== maple ==
// interpolation
module interpolation (
    input           clk,
    input           RST,
    input           START,
    input   [5:0]   H0,
    input   [5:0]   V0,
    input   [3:0]   SW,
    input   [3:0]   SH,
    output          REN,
    input   [7:0]   R_DATA,
    output  [11:0]  ADDR,
    output  [7:0]   O_DATA,
    output          O_VALID
);
reg [5:0] reg_H0, reg_H0_next;
reg [5:0] reg_V0, reg_V0_next;
reg [3:0] reg_SW, reg_SW_next;
reg [3:0] reg_SH, reg_SH_next;
reg [11:0] reg_ADDR, reg_ADDR_next;
reg        output_valid, output_valid_next;  
reg        done, done_next;  
assign ADDR = reg_ADDR;
assign REN = 1'b0;
assign O_VALID = output_valid;
reg [9:0] width_sum, width_sum_next;
reg [9:0] height_sum, height_sum_next;
wire [5:0] X_lower, X_upper, Y_lower, Y_upper;
reg [5:0] last_y_row, last_y_row_next;  
reg x_divide, y_divide, x_divide_next, y_divide_next;
assign X_lower = width_sum[9:4];
assign X_upper = x_divide_next ? width_sum[9:4] : width_sum[9:4] + 1;
assign Y_lower = height_sum[9:4];
assign Y_upper = y_divide_next ? height_sum[9:4] : height_sum[9:4] + 1;
wire [5:0] next_X_lower, next_X_upper, next_Y_lower, next_Y_upper;
assign next_X_lower = width_sum_next[9:4];
assign next_X_upper = (width_sum_next[3:0] == 0) ? width_sum_next[9:4] : width_sum_next[9:4] + 1;
assign next_Y_lower = height_sum_next[9:4];
  ...
Size in the first run: roughly 1400 cells after synthesis, about 53 I/O pins.
clock: 17.8 ns
lec_check: 0
abc_area: 1
cap_margin: 20
core_margin: 2
core_utilization: 72
cts_cluster_diameter: 42
cts_cluster_size: 76
place_density: 0.35
setup_slack_margin: 4.37
slew_margin: 20
tns_end_percent: 40
run.sh (not shown) runs the stock make flow with config.mk's settings and CLKGATE_MAP_FILE=.
maple finished all stages; layout check result: FAIL, due to negative setup slack.
Changes in garnet relative to maple:
- removing CTS_CLUSTER_SIZE (formerly 76)
- removing TNS_END_PERCENT (formerly 40)
- changing CORE_UTILIZATION from 72 to 40
- removing SETUP_SLACK_MARGIN (formerly 4.37)
- removing CTS_CLUSTER_DIAMETER (formerly 42)
- removing PLACE_DENSITY (formerly 0.35)
- removing ABC_AREA (formerly 1)
- changing the clock period (ns, I/O delays scaled along) from 17.8 to 42.4
Findings:
Net count of the mapped netlist (maple / garnet): 1.17. Compared with maple, in garnet sum of net half-perimeters after detailed placement went down by 6.8%, global-route usage went down by 18 points, smallest hold slack went down by 0.0044 ns, via count went down by 2266. garnet finished all stages; the layout is clean. Summary of garnet over maple: weighted congestion at the end of routability-driven global placement now smaller; overall power now smaller.

========
build 31:
The RTL this note starts from:
==> flow/design.v <==
module interpolation (
    input           clk,
    input           RST,
    input           START,
    input   [5:0]   H0,
    input   [5:0]   V0,
    input   [3:0]   SW,
    input   [3:0]   SH,
    output          REN,
    input   [7:0]   R_DATA,
    output  [11:0]  ADDR,
    output  [7:0]   O_DATA,
    output          O_VALID
);
reg [5:0] reg_H0, reg_H0_next;
reg [5:0] reg_V0, reg_V0_next;
reg [3:0] reg_SW, reg_SW_next;
reg [3:0] reg_SH, reg_SH_next;
reg [11:0] reg_ADDR, reg_ADDR_next;
reg        output_valid, output_valid_next;  
reg        done, done_next;  
assign ADDR = reg_ADDR;
assign REN = 1'b0;
assign O_VALID = output_valid;
reg [9:0] width_sum, width_sum_next;
reg [9:0] height_sum, height_sum_next;
wire [5:0] X_lower, X_upper, Y_lower, Y_upper;
reg [5:0] last_y_row, last_y_row_next;  
reg x_divide, y_divide, x_divide_next, y_divide_next;
assign X_lower = width_sum[9:4];
assign X_upper = x_divide_next ? width_sum[9:4] : width_sum[9:4] + 1;
assign Y_lower = height_sum[9:4];
assign Y_upper = y_divide_next ? height_sum[9:4] : height_sum[9:4] + 1;
wire [5:0] next_X_lower, next_X_upper, next_Y_lower, next_Y_upper;
assign next_X_lower = width_sum_next[9:4];
assign next_X_upper = (width_sum_next[3:0] == 0) ? width_sum_next[9:4] : width_sum_next[9:4] + 1;
assign next_Y_lower = height_sum_next[9:4];
assign next_Y_upper = (height_sum_next[3:0] == 0) ? height_sum_next[9:4] : height_sum_next[9:4] + 1;
reg [3:0] x_ratio, x_ratio_next;  
reg [3:0] y_ratio, y_ratio_next;  
wire [7:0] left_margin, right_margin;
reg [7:0] data_y_lower [0:1];
reg [7:0] data_y_lower_next [0:1];
reg [7:0] data_y_upper [0:1];
reg [7:0] data_y_upper_next [0:1];
reg [4:0] count_cycle, count_cycle_next;
reg [1:0] pre_pre_state, pre_state, state, state_next;
wire pre_pre_state_is_11, pre_pre_state_is_10, pre_pre_state_is_01, pre_pre_state_is_00;
assign pre_pre_state_is_11 = pre_pre_state[1] & pre_pre_state[1];
assign pre_pre_state_is_00 = ~pre_pre_state[1] & ~pre_pre_state[0];
wire [5:0] x_ADDR, y_ADDR;
assign x_ADDR = state[1] ? X_upper : X_lower;
assign y_ADDR = state[0] ? Y_upper : Y_lower;
    Cal_Interpolation cal_inter_left (
        .DATA_1(data_y_lower[0]),
        .DATA_2(data_y_upper[0]),
        .ratio(y_ratio),
        .Out_DATA(left_margin)
    );
    Cal_Interpolation cal_inter_right (
        .DATA_1(data_y_lower[1]),
        .DATA_2(data_y_upper[1]),
        .ratio(y_ratio),
        .Out_DATA(right_margin)
    );
    Cal_Interpolation cal_inter (
        .DATA_1(left_margin),
        .DATA_2(right_margin),
        .ratio(x_ratio),
        .Out_DATA(O_DATA)
    );
always @(*)begin
    count_cycle_next = count_cycle;
    case(state)
        2'b00: begin
            if(y_divide_next | x_divide_next) begin
                state_next = 2'b11;
            end
            else begin
                state_next = 2'b01;
            end
        end
        2'b01: begin
            state_next = 2'b10;
        end
        2'b10: begin
            state_next = 2'b11;
        end
        2'b11: begin
            count_cycle_next = (count_cycle == 5'd16) ? 0 : count_cycle + 1;
            if(X_lower == next_X_lower && Y_upper == next_Y_upper) begin
                state_next = (X_upper == next_X_upper) ? 2'b11 : 2'b01;
            end
            else if(X_upper == next_X_lower) begin
                state_next = 2'b10;
            end
            else begin
                state_next = 2'b00;
            end
        end
    endcase
end
always @(*)begin
    reg_ADDR_next[5:0] = x_ADDR + reg_H0;
    reg_ADDR_next[11:6] = y_ADDR + reg_V0;
    output_valid_next = pre_state[1] & pre_state[0];
end
always @(*)begin
    case(pre_state)
        2'b00: begin
            data_y_lower_next[0] = R_DATA;
            data_y_lower_next[1] = x_divide ? R_DATA : data_y_lower[1];
            data_y_upper_next[0] = y_divide ? R_DATA : data_y_upper[0];
            data_y_upper_next[1] = data_y_upper[1];
        end
        2'b01: begin
            data_y_upper_next[0] = R_DATA;
            data_y_lower_next[0] = data_y_lower[0];
            data_y_lower_next[1] = data_y_lower[1];
            data_y_upper_next[1] = data_y_upper[1];
        end
        2'b10: begin
            data_y_lower_next[1] = R_DATA;
            data_y_lower_next[0] = pre_pre_state_is_11 ? data_y_lower[1] : data_y_lower[0];  
            data_y_upper_next[0] = pre_pre_state_is_11 ? data_y_upper[1] : data_y_upper[0];
            data_y_upper_next[1] = data_y_upper[1];
        end
        2'b11: begin
            data_y_upper_next[1] = R_DATA;
            data_y_lower_next[1] = y_divide ? R_DATA : data_y_lower[1];
            data_y_upper_next[0] = x_divide ? R_DATA : data_y_upper[0];
            data_y_lower_next[0] = y_divide ? data_y_upper[0] :
                                    x_divide ? data_y_lower[1] : data_y_lower[0];
        end
    endcase
end
always @(*)begin
    if(START) begin
        reg_H0_next = H0;
        reg_V0_next = V0;
        reg_SW_next = SW - 1;
        reg_SH_next = SH - 1;
    end
    else begin
        reg_H0_next = reg_H0;
        reg_V0_next = reg_V0;
        reg_SW_next = reg_SW;
        reg_SH_next = reg_SH;
    end
end
always @(*)begin
    if(state == 2'b11) begin
        if(count_cycle == 5'd16) begin
            width_sum_next = 0;
            height_sum_next = height_sum + reg_SH;
        end
        else begin
            width_sum_next = width_sum + reg_SW;
            height_sum_next = height_sum;
        end
    end
    else begin
        width_sum_next = width_sum;
        height_sum_next = height_sum;
    end
    x_divide_next = (width_sum[3:0] == 0);
    y_divide_next = (height_sum[3:0] == 0);
    x_ratio_next = width_sum[3:0];
    y_ratio_next = height_sum[3:0];
    if(height_sum[9:4] == reg_V0_next) begin
        done_next = 0;
    end
    else begin
        done_next = 1;
    end
end
always @(negedge clk) begin
    reg_ADDR <= reg_ADDR_next;
    data_y_lower[0] <= data_y_lower_next[0];
    data_y_lower[1] <= data_y_lower_next[1];
    data_y_upper[0] <= data_y_upper_next[0];
    data_y_upper[1] <= data_y_upper_next[1];
    output_valid <= output_valid_next;
end
always @(posedge clk) begin
    if(RST | START) begin
        width_sum <= 0;
        height_sum <= 0;
        state <= 2'b00;
        pre_state <= 2'b00;
        pre_pre_state <= 2'b00;
        x_divide <= 0;
        y_divide <= 0;
        x_ratio <= 0;
        y_ratio <= 0;
        done <= 1;
        count_cycle <= 0;
    end
    else begin
        width_sum <= width_sum_next;
        height_sum <= height_sum_next;
        state <= state_next;
        pre_state <= state;
        pre_pre_state <= pre_state;
        x_divide <= x_divide_next;
        y_divide <= y_divide_next;
        x_ratio <= x_ratio_next;
        y_ratio <= y_ratio_next;
        done <= done_next;
        count_cycle <= count_cycle_next;
    end
    reg_H0 <= reg_H0_next;
    reg_V0 <= reg_V0_next;
    reg_SW <= reg_SW_next;
    reg_SH <= reg_SH_next;
end
endmodule
module Cal_Interpolation (
    input   [7:0]   DATA_1,
    input   [7:0]   DATA_2,
    input   [3:0]   ratio,
    output  [7:0]   Out_DATA
);
    reg [3:0] flip_ratio;
    wire [7:0] d1_3, d1_2, d1_1, d1_0, d2_3, d2_2, d2_1, d2_0;
    wire [11:0] output_inter;
    assign d1_3 = {8{flip_ratio[3]}} & DATA_1;
    assign d1_2 = {8{flip_ratio[2]}} & DATA_1;
    assign d1_1 = {8{flip_ratio[1]}} & DATA_1;
    assign d1_0 = {8{flip_ratio[0]}} & DATA_1;
    assign d2_3 = {8{ratio[3]}} & DATA_2;
    assign d2_2 = {8{ratio[2]}} & DATA_2;
    assign d2_1 = {8{ratio[1]}} & DATA_2;
    assign d2_0 = {8{ratio[0]}} & DATA_2;
    assign output_inter = {d1_3, 3'b000} + {d1_2, 2'b00} + {d1_1, 1'b0} + d1_0 
                        + {d2_3, 3'b000} + {d2_2, 2'b00} + {d2_1, 1'b0} + d2_0 ;
    assign Out_DATA = (ratio == 4'b0000) ? DATA_1 : output_inter[11:4];
    always @(*)begin
        flip_ratio = ~ratio[3:0] + 1;
    end
endmodule
clock: 17.4 ns
lec_check: 0
abc_area: 1
cap_margin: 20
core_aspect_ratio: 0.5
core_margin: 7
core_utilization: 28
cts_cluster_diameter: 220
cts_cluster_size: 99
max_routing_layer: met4
place_density_lb_addon: 0.06
slew_margin: 15
tns_end_percent: 10
Build 31 finished every stage; the final checks, however, were not passed, the failures being setup timing.
The inputs of build 92 differ from those of build 31 as listed below.
# build 31
export LEC_CHECK = 0
export ABC_AREA = 1
export CAP_MARGIN = 20
export CORE_ASPECT_RATIO = 0.5
export CORE_MARGIN = 7
export CORE_UTILIZATION = 28
export CTS_CLUSTER_DIAMETER = 220
export CTS_CLUSTER_SIZE = 99
export MAX_ROUTING_LAYER = met4
export PLACE_DENSITY_LB_ADDON = 0.06
export SLEW_MARGIN = 15
export TNS_END_PERCENT = 10
create_clock -name core_clock -period 17.4 [get_ports {clk}]
# build 92
export LEC_CHECK = 0
export ABC_AREA = 0
export CAP_MARGIN = 20
export CORE_ASPECT_RATIO = 0.5
export CORE_MARGIN = 9
export CORE_UTILIZATION = 26
export CTS_CLUSTER_DIAMETER = 220
export CTS_CLUSTER_SIZE = 100
export MAX_ROUTING_LAYER = met4
export PLACE_DENSITY_LB_ADDON = 0.06
export SETUP_SLACK_MARGIN = 4.3
export SLEW_MARGIN = 15
export TNS_END_PERCENT = 10
create_clock -name core_clock -period 17.4 [get_ports {clk}]
==> comparison <==
- As for a clean layout from build 92 and build 31, there is none.
- Build 31 has a higher met1 usage in global routing than build 92.
- Delta(post-CTS setup buffer count, build 92 - build 31) > 0
- Post-detailed-route DRC marker count came out exactly the same in build 92 and build 31.
- In build 92, power is lower than in build 31.
- Build 92 gives less via count than build 31 did.
- The cell count in build 92 is 0.882 times that in build 31.
Input changes introduced in build 36 (baseline for comparison: build 92):
# build 92
export LEC_CHECK = 0
export ABC_AREA = 0
export CAP_MARGIN = 20
export CORE_ASPECT_RATIO = 0.5
export CORE_MARGIN = 9
export CORE_UTILIZATION = 26
export CTS_CLUSTER_DIAMETER = 220
export CTS_CLUSTER_SIZE = 100
export MAX_ROUTING_LAYER = met4
export PLACE_DENSITY_LB_ADDON = 0.06
export SETUP_SLACK_MARGIN = 4.3
export SLEW_MARGIN = 15
export TNS_END_PERCENT = 10
create_clock -name core_clock -period 17.4 [get_ports {clk}]
# build 36
export LEC_CHECK = 0
export ABC_AREA = 1
export CAP_MARGIN = 20
export CORE_ASPECT_RATIO = 0.5
export CORE_MARGIN = 2
export CORE_UTILIZATION = 40
export CTS_CLUSTER_DIAMETER = 220
export CTS_CLUSTER_SIZE = 100
export MAX_ROUTING_LAYER = met4
export PLACE_DENSITY = 0.89
export SLEW_MARGIN = 15
export TNS_END_PERCENT = 10
create_clock -name core_clock -period 17.4 [get_ports {clk}]
Ran to the end and failed final checks on setup timing: build 36. Non-clock buffer count is higher on build 92. Relative to build 92, worst slew margin relative to its limit decreased by 23 points in build 36. Of build 36 and build 92, the run reporting the lower worst setup slack was build 36. Comparing build 36 and build 92, post-placement setup slack is higher on build 36. Diff build 92 -> build 36: met3 routed wirelength shows an increase of 510%, count of standard-cell rows now sits lower, fraction of synthesized cell area in xor and xnor cells has decreased.
## Diff of input files: build 89 against build 36
# build 36
export LEC_CHECK = 0
export ABC_AREA = 1
export CAP_MARGIN = 20
export CORE_ASPECT_RATIO = 0.5
export CORE_MARGIN = 2
export CORE_UTILIZATION = 40
export CTS_CLUSTER_DIAMETER = 220
export CTS_CLUSTER_SIZE = 100
export MAX_ROUTING_LAYER = met4
export PLACE_DENSITY = 0.89
export SLEW_MARGIN = 15
export TNS_END_PERCENT = 10
create_clock -name core_clock -period 17.4 [get_ports {clk}]
# build 89
export LEC_CHECK = 0
export CAP_MARGIN = 20
export CORE_MARGIN = 2
export CORE_UTILIZATION = 40
export SLEW_MARGIN = 20
create_clock -name core_clock -period 31.5 [get_ports {clk}]
### Flow results
- Relative to build 36, worst slew slack as a fraction of its limit increased by 21 points in build 89.
- Build 89: setup slack is 4460 ps higher than what build 36 reported.
- Chip area estimate from yosys synthesis: build 89 and build 36 compared, higher one is build 36
- Across both runs, critical path depth in cells was lower for build 89 than for build 36.
- Wire length: build 89 better than build 36
- Measured against each other, build 89 and build 36 differ in die area, the lower figure coming from build 89.
- Taking build 36 as the reference point, the wire length on met1 of build 89 falls by about 6.6%.
- Compared with build 36, in build 89 detailed-routed wire length on met3 lower; final core area utilization dropped 4.0 points.
- No stage failed in build 89, and the final checks on the layout all came back clean.
- Build 36: complete, dirty (setup timing)
The inputs of build 10 differ from those of build 89 as listed below.
# build 89
export LEC_CHECK = 0
export CAP_MARGIN = 20
export CORE_MARGIN = 2
export CORE_UTILIZATION = 40
export SLEW_MARGIN = 20
create_clock -name core_clock -period 31.5 [get_ports {clk}]
# build 10
export LEC_CHECK = 0
export ABC_AREA = 1
export CAP_MARGIN = 20
export CORE_MARGIN = 2
export CORE_UTILIZATION = 67
export SLEW_MARGIN = 20
create_clock -name core_clock -period 33.6 [get_ports {clk}]
Notes after the runs:
- XOR/XNOR share of the synthesized area for build 10: 2.2 points down relative to build 89
- Going from build 89 to build 10, area fraction in mux cells moved down, worst setup timing slack at the placement stage moved up, area of the chip moved down.
Power and IR drop assume default switching activity.
